==> flow/design.v (excerpt) <==
module axi_dma_controller #(
    parameter int ADDR_WD = 32,
    parameter int DATA_WD = 32,
    parameter int CHANNEL_COUNT = 8,  
    parameter int MAX_BURST_LEN = 16,  
    localparam int STRB_WD = DATA_WD / 8
) (
    input wire                    clk,
    input wire                    rst,
    input wire                    cmd_valid,
    input wire [ADDR_WD-1:0]      cmd_src_addr,
    input wire [ADDR_WD-1:0]      cmd_dst_addr,
    input wire [1:0]              cmd_burst,
    input wire [ADDR_WD-1:0]      cmd_len,
    input wire [2:0]              cmd_size,
    output wire                   cmd_ready,
    output wire                   M_AXI_ARVALID,
    output wire [ADDR_WD-1:0]     M_AXI_ARADDR,
    output wire [7:0]             M_AXI_ARLEN,
    output wire [2:0]             M_AXI_ARSIZE,
    output wire [1:0]             M_AXI_ARBURST,
    input wire                    M_AXI_ARREADY,
    input wire                    M_AXI_RVALID,
    input wire [DATA_WD-1:0]      M_AXI_RDATA,
    input wire [1:0]              M_AXI_RRESP,
    input wire                    M_AXI_RLAST,
    output wire                   M_AXI_RREADY,
    output wire                   M_AXI_AWVALID,
    output wire [ADDR_WD-1:0]     M_AXI_AWADDR,
    output wire [7:0]             M_AXI_AWLEN,
    output wire [2:0]             M_AXI_AWSIZE,
    output wire [1:0]             M_AXI_AWBURST,
    input wire                    M_AXI_AWREADY,
    output wire                   M_AXI_WVALID,
    output wire [DATA_WD-1:0]     M_AXI_WDATA,
    output wire [STRB_WD-1:0]     M_AXI_WSTRB,
    output wire                   M_AXI_WLAST,
    input wire                    M_AXI_WREADY,
    input wire                    M_AXI_BVALID,
    input wire [1:0]              M_AXI_BRESP,
    output wire                   M_AXI_BREADY
);
make LEC_CHECK=0 CAP_MARGIN=35 CORE_MARGIN=3 CORE_UTILIZATION=28 CTS_CLUSTER_DIAMETER=236 GPL_ROUTABILITY_DRIVEN=0 PLACE_DENSITY_LB_ADDON=0.24 SLEW_MARGIN=20 finish   # period 12.0 ns
run.sh (not shown) runs the stock make flow with config.mk's settings and CLKGATE_MAP_FILE=.
==> next run, changes <==
--- a/flow/config.mk
+++ b/flow/config.mk
@@ -7,0 +8 @@
+export ABC_AREA = 1
@@ -9,3 +10,3 @@
-export CORE_MARGIN = 3
-export CORE_UTILIZATION = 28
-export CTS_CLUSTER_DIAMETER = 236
+export CORE_MARGIN = 4
+export CORE_UTILIZATION = 31
+export CTS_CLUSTER_DIAMETER = 227
@@ -13 +14,2 @@
-export PLACE_DENSITY_LB_ADDON = 0.24
+export GPL_TIMING_DRIVEN = 1
+export PLACE_DENSITY_LB_ADDON = 0.04
After rerunning: Fmax rises by 1.3%; wire length went up by 18%; non-clock buffer count shrinks by 136; via count came out higher by about 20%.
==> next run, changes <==
==> flow/config.mk (replaced) <==
export PLATFORM = sky130hd
export DESIGN_NAME = axi_dma_controller
export DESIGN_NICKNAME = axi_dma_controller
export VERILOG_FILES = /design/flow/design.v
export SDC_FILE = /design/flow/constraint.sdc
export NUM_CORES = 4
export LEC_CHECK = 0
export CAP_MARGIN = 20
export CORE_MARGIN = 2
export CORE_UTILIZATION = 57
export SLEW_MARGIN = 20
==> flow/constraint.sdc (replaced) <==
create_clock -name core_clock -period 8.75 [get_ports {clk}]
set_input_delay 1.7500 -clock core_clock [delete_from_list [all_inputs] [get_ports {clk}]]
set_output_delay 1.7500 -clock core_clock [all_outputs]
set_load 0.01 [all_outputs]
The changed run finished with setup timing left. Core utilization is higher by 35 points. Sequential power is higher by 37%. Clock-buffer cell count is lower by 60. Cell count is lower by 29%. Die size is lower by 47%. Worst setup slack gets worse by 2.4 ns. Power is higher by 49%. Wire length is lower by 18%.
==> next run, changes <==
--- a/flow/config.mk
+++ b/flow/config.mk
@@ -10 +10 @@
-export CORE_UTILIZATION = 57
+export CORE_UTILIZATION = 14
==> flow/constraint.sdc (replaced) <==
create_clock -name core_clock -period 12.5 [get_ports {clk}]
set_input_delay 2.5000 -clock core_clock [delete_from_list [all_inputs] [get_ports {clk}]]
set_output_delay 2.5000 -clock core_clock [all_outputs]
set_load 0.01 [all_outputs]
=>
- The changed run ran to the end with no violations
- core utilization shrinks by 55 points
- global-route usage shrinks by 23 points
- design area shrinks by a few percent
- area after synthesis does not change
- routed wire length grows by a few percent
- critical path depth shrinks by 5
- flip-flop count is unchanged
- power shrinks by well over a third
- setup slack improves by 2.1 ns
==> next run, changes <==
--- a/flow/config.mk
+++ b/flow/config.mk
@@ -7,0 +8 @@
+export ABC_AREA = 1
@@ -10 +11 @@
-export CORE_UTILIZATION = 14
+export CORE_UTILIZATION = 72
==> flow/constraint.sdc (replaced) <==
create_clock -name core_clock -period 5.2 [get_ports {clk}]
set_input_delay 1.0400 -clock core_clock [delete_from_list [all_inputs] [get_ports {clk}]]
set_output_delay 1.0400 -clock core_clock [all_outputs]
set_load 0.01 [all_outputs]
Now the flow stopped in 5_1_grt.
Synthesized cell count grows by 49%.
Die size shrinks by about 80%.
Synthesized area grows by about 1.5%.

* * *

Starting RTL as in the previous note.
==> flow/config.mk <==
export PLATFORM = sky130hd
export DESIGN_NAME = axi_dma_controller
export DESIGN_NICKNAME = axi_dma_controller
export VERILOG_FILES = /design/flow/design.v
export SDC_FILE = /design/flow/constraint.sdc
export NUM_CORES = 4
export LEC_CHECK = 0
export ABC_AREA = 0
export CAP_MARGIN = 35
export CELL_PAD_IN_SITES_DETAIL_PLACEMENT = 0
export CELL_PAD_IN_SITES_GLOBAL_PLACEMENT = 1
export CORE_MARGIN = 2
export CORE_UTILIZATION = 71
export GPL_ROUTABILITY_DRIVEN = 1
export GPL_TIMING_DRIVEN = 1
export PLACE_DENSITY_LB_ADDON = 0.09
export SLEW_MARGIN = 20
export TNS_END_PERCENT = 45
==> flow/constraint.sdc <==
create_clock -name core_clock -period 12.1 [get_ports {clk}]
set_input_delay 2.4200 -clock core_clock [delete_from_list [all_inputs] [get_ports {clk}]]
set_output_delay 2.4200 -clock core_clock [all_outputs]
set_load 0.01 [all_outputs]
The first run did not get past 5_1_grt (GRT-0232).
Rerun with:
- ABC_AREA: 0 -> unset
- CAP_MARGIN: 35 -> 20
- CELL_PAD_IN_SITES_DETAIL_PLACEMENT: 0 -> unset
- CELL_PAD_IN_SITES_GLOBAL_PLACEMENT: 1 -> unset
- CORE_UTILIZATION: 71 -> 58
- GPL_ROUTABILITY_DRIVEN: 1 -> unset
- GPL_TIMING_DRIVEN: 1 -> unset
- PLACE_DENSITY_LB_ADDON: 0.09 -> unset
- TNS_END_PERCENT: 45 -> unset
- clock period: 12.1 -> 6.48 ns (I/O delays scaled with it)
Outcome: The changed run finished with negative setup slack left; die area increases by 22%; synthesized area is unchanged; synthesized cell count does not change.

* * *

== v21 ==
axi_dma_controller again, from the RTL that the note above started with.
Design axi_dma_controller, start of the top module:
module axi_dma_controller #(
    parameter int ADDR_WD = 32,
    parameter int DATA_WD = 32,
    parameter int CHANNEL_COUNT = 8,  
    parameter int MAX_BURST_LEN = 16,  
    localparam int STRB_WD = DATA_WD / 8
) (
    input wire                    clk,
    input wire                    rst,
    input wire                    cmd_valid,
    input wire [ADDR_WD-1:0]      cmd_src_addr,
    input wire [ADDR_WD-1:0]      cmd_dst_addr,
    input wire [1:0]              cmd_burst,
    input wire [ADDR_WD-1:0]      cmd_len,
    input wire [2:0]              cmd_size,
    output wire                   cmd_ready,
    output wire                   M_AXI_ARVALID,
    output wire [ADDR_WD-1:0]     M_AXI_ARADDR,
    output wire [7:0]             M_AXI_ARLEN,
    output wire [2:0]             M_AXI_ARSIZE,
    output wire [1:0]             M_AXI_ARBURST,
    input wire                    M_AXI_ARREADY,
    input wire                    M_AXI_RVALID,
    input wire [DATA_WD-1:0]      M_AXI_RDATA,
    input wire [1:0]              M_AXI_RRESP,
    input wire                    M_AXI_RLAST,
    output wire                   M_AXI_RREADY,
    output wire                   M_AXI_AWVALID,
    output wire [ADDR_WD-1:0]     M_AXI_AWADDR,
    output wire [7:0]             M_AXI_AWLEN,
    output wire [2:0]             M_AXI_AWSIZE,
    output wire [1:0]             M_AXI_AWBURST,
    input wire                    M_AXI_AWREADY,
    output wire                   M_AXI_WVALID,
    output wire [DATA_WD-1:0]     M_AXI_WDATA,
    output wire [STRB_WD-1:0]     M_AXI_WSTRB,
    output wire                   M_AXI_WLAST,
    input wire                    M_AXI_WREADY,
    input wire                    M_AXI_BVALID,
    input wire [1:0]              M_AXI_BRESP,
    output wire                   M_AXI_BREADY
);
export LEC_CHECK = 0
export ABC_AREA = 1
export CAP_MARGIN = 20
export CORE_ASPECT_RATIO = 1.32
export CORE_MARGIN = 2
export CORE_UTILIZATION = 72
export CTS_CLUSTER_DIAMETER = 154
export CTS_CLUSTER_SIZE = 100
export SLEW_MARGIN = 20
export TNS_END_PERCENT = 50
create_clock -name core_clock -period 3.02 [get_ports {clk}]
Flow for v21 halted at global routing (5_1_grt), error code ODB-0269.
> inputs changed (v21 -> v20)
Settings: a deleted CTS_CLUSTER_SIZE that had been 100; a deleted CTS_CLUSTER_DIAMETER that had been 154; a deleted TNS_END_PERCENT that had been 50; a change of CORE_UTILIZATION from 72 to 40; a deleted CORE_ASPECT_RATIO that had been 1.32; a deleted ABC_AREA that had been 1; a change of the clock period (ns, I/O delays scaled along) from 3.02 to 12.0.
--- outcome ---
Having completed the whole flow, v20 delivered a layout that passed the timing, DRC and antenna checks.
Flow for v21 halted at global routing (5_1_grt), error code ODB-0269.
Compared with v21, v20 shows a overall die width that is 52% higher.
Side by side, area after synthesis turned out lower in v20 than in v21.
Diff v21 -> v20: number of cells in the design after placement decreased by 2795 relative to the old numbers; detailed placement HPWL fell by 46000 µm; core region area rose 78%; adder-cell area share of the yosys netlist ~0 delta.
On worst slack at placement: between v20 and v21, it ends up higher for v20.
v20 against v21: number of cells in the yosys synthesis report -33%, die area +about 80%, synthesized area divided by synthesized cell count +about 47%.
Power and IR drop assume default switching activity.
